job 9407:
==> flow/design.v <==
`timescale 1ns / 1ps
module pid_controller(
    input  logic        clk,
    input  logic        rst_n,
    input  logic [15:0] setpoint,
    input  logic [15:0] feedback,
    input  logic [15:0] Kp,
    input  logic [15:0] Ki,
    input  logic [15:0] Kd,
    input  logic [15:0] clk_prescaler,
    output logic [15:0] control_signal
);
    logic signed [16:0]  error_s;         
    logic signed [16:0]  prev_error_s;
    logic signed [31:0]  integral_s;      
    logic signed [31:0]  derivative_s;
    logic [15:0] clk_divider;
    logic        sampling_flag;
    logic signed [31:0] kp_mul, ki_mul;
    logic signed [31:0] kd_mul;
    logic signed [31:0] control_calc;
    always_ff @(posedge clk or negedge rst_n) begin
        if (!rst_n) begin
            clk_divider    <= 16'h0000;
            sampling_flag  <= 1'b0;
        end else if (clk_divider == clk_prescaler) begin
            clk_divider    <= 16'h0000;
            sampling_flag  <= 1'b1;
        end else begin
            clk_divider    <= clk_divider + 16'd1;
            sampling_flag  <= 1'b0;
        end
    end
    always_comb begin
        error_s = $signed({1'b0, setpoint}) - $signed({1'b0, feedback});
        kp_mul = $signed({1'b0, Kp}) * error_s;
        ki_mul = $signed({1'b0, Ki}) * error_s;
        kd_mul = $signed({1'b0, Kd}) * (error_s - prev_error_s);
        control_calc = kp_mul + integral_s + kd_mul;
    end
    always_ff @(posedge clk or negedge rst_n) begin
        if (!rst_n) begin
            prev_error_s   <= '0;
            integral_s     <= '0;
            derivative_s   <= '0;
            control_signal <= 16'h0000;
        end else if (sampling_flag) begin
            integral_s   <= integral_s + ki_mul;
            derivative_s <= kd_mul;
            control_signal <= control_calc[15:0];
            prev_error_s <= error_s;
        end
    end
endmodule
`timescale 1ns/1ps
module top (
  input  logic        clk,
  input  logic        rst_n,
  input  logic [15:0] setpoint,
  input  logic [15:0] feedback,
  input  logic [15:0] Kp,
  input  logic [15:0] Ki,
  input  logic [15:0] Kd,
  input  logic [15:0] clk_prescaler,
  output logic [15:0] control_signal
);
  pid_controller u_dut (
    .clk(clk),
    .rst_n(rst_n),
    .setpoint(setpoint),
    .feedback(feedback),
    .Kp(Kp),
    .Ki(Ki),
    .Kd(Kd),
    .clk_prescaler(clk_prescaler),
    .control_signal(control_signal)
  );
endmodule
Settings: LEC_CHECK=0, CAP_MARGIN=20, CORE_MARGIN=2, CORE_UTILIZATION=72, CTS_CLUSTER_SIZE=88, PLACE_DENSITY_LB_ADDON=0.03, SLEW_MARGIN=20, TNS_END_PERCENT=5; clock period 10.2 ns.
run.sh (not shown) runs the stock make flow with config.mk's settings and CLKGATE_MAP_FILE=.
STATUS run=job 9407 STAGES=ALL_DONE FINAL_CHECKS=FAILED CAUSE=negative setup slack
Edits applied to the flow inputs when going from job 9407 to job 8186:
- changing PLACE_DENSITY_LB_ADDON from 0.03 to 0.27
- setting CTS_CLUSTER_DIAMETER to 90 for the first time
- removing CTS_CLUSTER_SIZE (formerly 88)
- changing the clock period (ns, I/O delays scaled along) from 10.2 to 9.91
[summary]
Re relative area change from synthesis to final layout: job 9407 was lower than job 8186. Diff job 9407 -> job 8186 | cell resize tally after clock tree synthesis | up by more than a quarter. Job 9407 ended up with fewer cell instances than job 8186 did. Number of setup buffers added after CTS, job 9407 and job 8186: smaller value in job 9407. Job 8186 against job 9407: setup slack decreased 0.21 ns, setup TNS down 1.25 ns, sequential share of layout area roughly the same. Not one of job 9407 and job 8186 finished clean. Final checks on job 8186, whose flow otherwise completed, came back failing, citing negative setup slack. Status job 9407: flow complete, layout not clean - negative setup slack.
What job 5537 does differently from job 8186 at the input level:
- PLACE_DENSITY_LB_ADDON changed from 0.27 to 0.25
- SETUP_SLACK_MARGIN newly set to 2.3
- CTS_CLUSTER_DIAMETER removed (was 90)
- TNS_END_PERCENT removed (was 5)
- the clock period (ns, I/O delays scaled along) changed from 9.91 to 12.6
Notes after the runs:
Job 5537: no failed stages, no open violations at the end. The global-route wire length before repair in job 5537 was lower than what job 8186 gave. Job 5537 against job 8186: clock skew fell by 0.0045 ns; longest individual stage delay on the worst path essentially unchanged; area added between synthesis and finish has decreased; global-route usage over all layers now sits lower. Relative to job 8186, final area has gone down in job 5537. Setup WNS job 8186 -> job 5537: better.
Relative to job 5537, the following input files were edited for job 4809:
- CORE_UTILIZATION: 72 -> 61
- SETUP_SLACK_MARGIN: 2.3 -> unset
- CTS_CLUSTER_SIZE: unset -> 100
- PLACE_DENSITY_LB_ADDON: 0.25 -> unset
- the clock period (ns, I/O delays scaled along): 12.6 -> 13.6
Notes after the runs:
Re area of combinational cells with multiple inputs: job 4809 and job 5537 aren't equal, and the higher value belongs to job 5537. Post-synthesis chip area from yosys came out exactly the same in job 4809 and job 5537. Between job 4809 and job 5537, total length of routed wires is higher for job 5537, job 4809 comes in under that. The higher buffer and inverter count on the worst path came out of job 5537.

* * *

Starts from the design.v that is shown in full above.
Settings: LEC_CHECK=0, CAP_MARGIN=0, CORE_MARGIN=2, CORE_UTILIZATION=72, CTS_CLUSTER_DIAMETER=36, CTS_CLUSTER_SIZE=88, MAX_ROUTING_LAYER=met4, PLACE_DENSITY_LB_ADDON=0.03, SETUP_SLACK_MARGIN=1.36, SLEW_MARGIN=20, TNS_END_PERCENT=5; clock period 10.2 ns.
The baseline finished but fails on setup timing.
Change:
CAP_MARGIN = 20   (was 0)
CTS_CLUSTER_DIAMETER = default   (was 36)
CTS_CLUSTER_SIZE = 80   (was 88)
HOLD_SLACK_MARGIN = -0.09   (was default)
MAX_ROUTING_LAYER = default   (was met4)
SETUP_SLACK_MARGIN = 1.97   (was 1.36)
clock period = 6.75 ns   (was 10.2 ns; I/O delays follow)
The changed run finished but failed the layout checks on setup timing.
Non-clock buffer count rises by 94.
Global-route usage rises by 2.5 points.
Setup slack got worse by 3000 ps.
Worst hold slack hardly moves.
Change:
CORE_UTILIZATION = 65   (was 72)
CTS_CLUSTER_SIZE = default   (was 80)
HOLD_SLACK_MARGIN = default   (was -0.09)
PLACE_DENSITY_LB_ADDON = default   (was 0.03)
SETUP_SLACK_MARGIN = default   (was 1.97)
clock period = 9.91 ns   (was 6.75 ns; I/O delays follow)
Effect: The changed run ran to the end with violations: setup timing. First-iteration DRC count falls by 51%. Wire length came out lower by 22%. Worst setup slack gets better by 2700 ps. Non-clock buffer count drops by 79. Clock skew rises by 6.0 ps. Clock-buffer cell count stays the same. Cell count went down by 2.6%. Die size goes up by 10%. Area after synthesis is unchanged. Hold slack stays flat.
Change:
CORE_UTILIZATION = 70   (was 65)
CTS_CLUSTER_SIZE = 22   (was default)
SETUP_SLACK_MARGIN = -0.6   (was default)
TNS_END_PERCENT = default   (was 5)
clock period = 9.96 ns   (was 9.91 ns; I/O delays follow)
The changed run finished but fails on setup timing. Hold slack barely changes. Critical path depth went up by 5. Setup slack gets better by 17 ps. Routed wire length grows by 2.7%. Count of clock-buffer cells in the layout is lower by 1. Synthesized cell count is unchanged.
Change:
CORE_UTILIZATION = 65   (was 70)
CTS_CLUSTER_SIZE = default   (was 22)
SETUP_SLACK_MARGIN = default   (was -0.6)
TNS_END_PERCENT = 5   (was default)
clock period = 10.2 ns   (was 9.96 ns; I/O delays follow)
What happened: The new run finished with setup timing left. Critical path depth is lower by 9. Cell count is higher by 0.76%. Worst setup slack improved by 370 ps.
Change:
CORE_UTILIZATION = 72   (was 65)
CTS_CLUSTER_DIAMETER = 36   (was default)
CTS_CLUSTER_SIZE = 88   (was default)
MAX_ROUTING_LAYER = met4   (was default)
PLACE_DENSITY_LB_ADDON = 0.03   (was default)
SETUP_SLACK_MARGIN = 1.36   (was default)
After rerunning: The changed run reached the layout checks and failed them: setup timing; first-iteration DRC count is higher by 11%; hold slack gets better by 3.0 ps; design area barely changes; final cell count is lower by 0.50%; utilization is higher by 8.7 points.
